red:
==> flow/design.v <==
module bldc_esc #(parameter DATA_WIDTH = 16,parameter debounce = 3)(
  input clk,              		 
  input reset,            		 
  input pwm_en,						 
  input encoder_a,  				 
  input encoder_b,  				 
  input [DATA_WIDTH-1:0] pwm_period,	 
  input [DATA_WIDTH-1:0] period_reference,	 
  input [DATA_WIDTH-1:0] Kp_ext, 
  input [DATA_WIDTH-1:0] Ki_ext, 
  input [DATA_WIDTH-1:0] Kd_ext, 
  input override_internal_pid,		 
  output reg motor_positive,   		 
  output reg motor_negative 			 
);
  reg motor_pwm;
  reg [DATA_WIDTH-1:0] pwm_counter;
  reg [DATA_WIDTH-1:0] pwm_duty_cycle;
  reg [1:0]encoder_state;
  reg [1:0]prev_encoder_state;
  reg [1:0]pwm_direction;
  reg [DATA_WIDTH-1:0] period_speed ; 
  reg [DATA_WIDTH-1:0] speed_ctr;
  reg [DATA_WIDTH-1:0] Kp ;
  reg [DATA_WIDTH-1:0] Ki ;
  reg [DATA_WIDTH-1:0] Kd ;
  reg signed[DATA_WIDTH-1:0] error;
  reg signed[(DATA_WIDTH)-1:0] integral;
  reg signed[DATA_WIDTH-1:0] derivative;
  reg signed [(DATA_WIDTH)-1:0] pid_output;
  reg signed[DATA_WIDTH-1:0] previous_error;
  reg [2:0] encoder_a_shift_reg;
  reg encoder_a_reg;
  reg [2:0] encoder_b_shift_reg;
  reg encoder_b_reg;
 always @(posedge clk or posedge reset) begin
    if (reset) begin
        integral <= 16'b0;
        pwm_counter <= {DATA_WIDTH{1'b0}};
        encoder_state <= 2'b0;
        prev_encoder_state <= 2'b0;
        pwm_direction<=2'b00;
        motor_positive<=1'b0;
        motor_negative<=1'b0;
        Kp <= 16'd1;
        Ki <= 16'd0;
        Kd <= 16'd0;
        speed_ctr<={DATA_WIDTH{1'b0}};
        previous_error <= {DATA_WIDTH{1'b0}};
        error<=8'b0;
        period_speed <= 16'b0;
        pid_output <= 16'b0;
        derivative <= 16'b0;
        pwm_duty_cycle <= 16'b0;
        motor_pwm <= 1'b0;
        encoder_a_shift_reg <= 3'b0;
        encoder_a_reg <= 1'b0;
        encoder_b_shift_reg <= 3'b0;
        encoder_b_reg <= 1'b0;
    end 
    else begin
        encoder_a_shift_reg <= {encoder_a_shift_reg[debounce-2:0],encoder_a};
        if (encoder_a_shift_reg == {debounce{1'b0}} || encoder_a_shift_reg == {debounce{1'b1}})begin
            encoder_a_reg <= encoder_a_shift_reg[0];
        end
        encoder_b_shift_reg <= {encoder_b_shift_reg[debounce-2:0],encoder_b};
        if (encoder_b_shift_reg == {debounce{1'b0}} || encoder_b_shift_reg == {debounce{1'b1}})begin
            encoder_b_reg <= encoder_b_shift_reg[0];
        end
        pid_output <= Kp * error + Ki * integral + Kd * derivative;	 
        if(pid_output<1) begin			 
			pwm_duty_cycle<=pwm_period;
		end 
		else if (pid_output>pwm_period) begin	 
			pwm_duty_cycle<=1;
		end 
		else begin
			pwm_duty_cycle<= pid_output;	 
		end
        derivative <= error - previous_error;
        if (integral + error > 2047) begin  
            integral <= 2047;  
        end 
        else if (integral + error < -2048) begin
            integral <= -2048; 
        end 
        else begin
            integral <= integral + error;  
        end
        previous_error<=error;
        error <= period_reference - period_speed;
        motor_pwm <= (pwm_counter < pwm_duty_cycle) & pwm_en;  
        if (pwm_counter == pwm_period) begin
            pwm_counter <= 16'd0;
        end
        else begin
            pwm_counter <= pwm_counter + 1;
        end
        encoder_state <= {encoder_a_reg, encoder_b_reg};
        prev_encoder_state <= encoder_state;
        case ({encoder_state, prev_encoder_state})
            4'b0100, 4'b1101,4'b1011: begin 
                pwm_direction<=2'b10;
            end
            4'b1000,4'b1110,4'b0111: begin 
                pwm_direction<=2'b01;
            end
            4'b1100, 4'b0011, 4'b1001,4'b0110: begin 
                pwm_direction<=2'b00;
            end
            default: begin
                pwm_direction<=pwm_direction; 
            end
        endcase
        if(pwm_en==1'b0)begin
            motor_positive<=1'b0;
            motor_negative<=1'b0;
		end 
		else begin
            case(pwm_direction)
                2'b00: begin
      				if(period_reference>32767) begin  
						motor_positive<=1'b0;
						motor_negative<=motor_pwm;
					end
					else begin
						motor_positive<=motor_pwm;
						motor_negative<=1'b0;
					end
                end 
                2'b01:begin
                    motor_positive<=1'b0;
                    motor_negative<=motor_pwm;
                end
                2'b10:begin
                    motor_positive<=motor_pwm;
                    motor_negative<=1'b0;
                end
                default: begin
                    motor_positive <= 1'b0;
                    motor_negative <= 1'b0;
                end
            endcase
        end
		if(override_internal_pid) begin
			Kp<=Kp_ext;
			Ki<=Ki_ext;
			Kd<=Kd_ext;
		end 
		else begin
			Kp<=Kp;
			Ki<=Ki;
			Kd<=Kd;
		end
      if((prev_encoder_state[0]==1'b0 && encoder_a_reg==1'b1) || speed_ctr==16'h00ff) begin
            period_speed<=speed_ctr;
            speed_ctr<={DATA_WIDTH{1'b0}};
        end else begin
            speed_ctr<=speed_ctr+1;
        end
    end
 end
endmodule
clock: 4.24 ns
lec_check: 0
abc_area: 1
cap_margin: 20
cell_pad_in_sites_detail_placement: 1
core_aspect_ratio: 1.26
core_margin: 6
core_utilization: 28
cts_cluster_diameter: 103
gpl_routability_driven: 1
gpl_timing_driven: 0
max_routing_layer: met5
min_routing_layer: met2
place_density_lb_addon: 0.15
setup_slack_margin: -0.17
slew_margin: 20
tns_end_percent: 55
run.sh (not shown) runs the stock make flow with config.mk's settings and CLKGATE_MAP_FILE=.
What the final checks of red revealed, after a flow that finished every stage, was a layout that fails on negative setup slack.
For blue, these inputs were changed with respect to red:
Settings: a change of CELL_PAD_IN_SITES_DETAIL_PLACEMENT from 1 to 0; a deleted ABC_AREA that had been 1; a change of MIN_ROUTING_LAYER from met2 to met1; a change of CORE_UTILIZATION from 28 to 60; a deleted GPL_TIMING_DRIVEN that had been 0; a change of SETUP_SLACK_MARGIN from -0.17 to 0.8; a change of the clock period (ns, I/O delays scaled along) from 4.24 to 3.6.
Route | blue vs red | wire shorter in blue
Note that the count of non-CTS buffers in the layout recorded for blue amounts to 1.6 times the value seen in red.
Number of cells after detailed placement in blue is about 25% below red.
Final checks on blue, whose flow otherwise completed, came back failing, citing negative setup slack.
Compared with red, in blue overall global routing resource usage +4.7 points.
On blue: total die area is about 54% lower than what red gave.
First-pass GRT wire length (blue / red): 0.835
blue against red: worst stage delay on the critical path lost 0.08 ns, post-cts resize count increased by about 3% relative to the old numbers.
Edits applied to the flow inputs when going from blue to green:
Settings: a change of SETUP_SLACK_MARGIN from 0.8 to -0.18; a change of CORE_MARGIN from 6 to 2; a change of the clock period (ns, I/O delays scaled along) from 3.6 to 2.49.
--- outcome ---
Each of blue and green falls short of a clean finish. Although it ran to completion, green produced a layout that fails the final checks because of negative setup slack. Nothing crashed in blue and all stages finished; the problem is that the final layout failed, the offending checks being negative setup slack. The more densely filled core belongs to green, not blue. pid_output[14] as the termination of the worst setup path was reported by green, and pid_output[15] by blue. Relative to blue, the total wire length measured on green has increased slightly.
Changes in orange relative to green:
Settings: MIN_ROUTING_LAYER removed (was met1); SETUP_SLACK_MARGIN removed (was -0.18); CTS_CLUSTER_DIAMETER removed (was 103); PLACE_DENSITY_LB_ADDON removed (was 0.15); CORE_ASPECT_RATIO removed (was 1.26); PLACE_DENSITY newly set to 0.6; CELL_PAD_IN_SITES_DETAIL_PLACEMENT removed (was 0); CORE_UTILIZATION changed from 60 to 40; TNS_END_PERCENT removed (was 55); MAX_ROUTING_LAYER removed (was met5); GPL_ROUTABILITY_DRIVEN removed (was 1); the clock period (ns, I/O delays scaled along) changed from 2.49 to 7.4.
Notes after the runs:
orange has completed all stages; timing, DRC and antenna checks passed.
orange against green: final cell count decreased by 51 relative to the old numbers, final non-filler cell area decreased by about 11% relative to the old numbers, placed cell count flat.
Run comparison: orange startpoint of the most critical setup path error[6]; green startpoint of the most critical setup path error[3]
Average wire length per cell after detail routing sits lower in orange than in green.
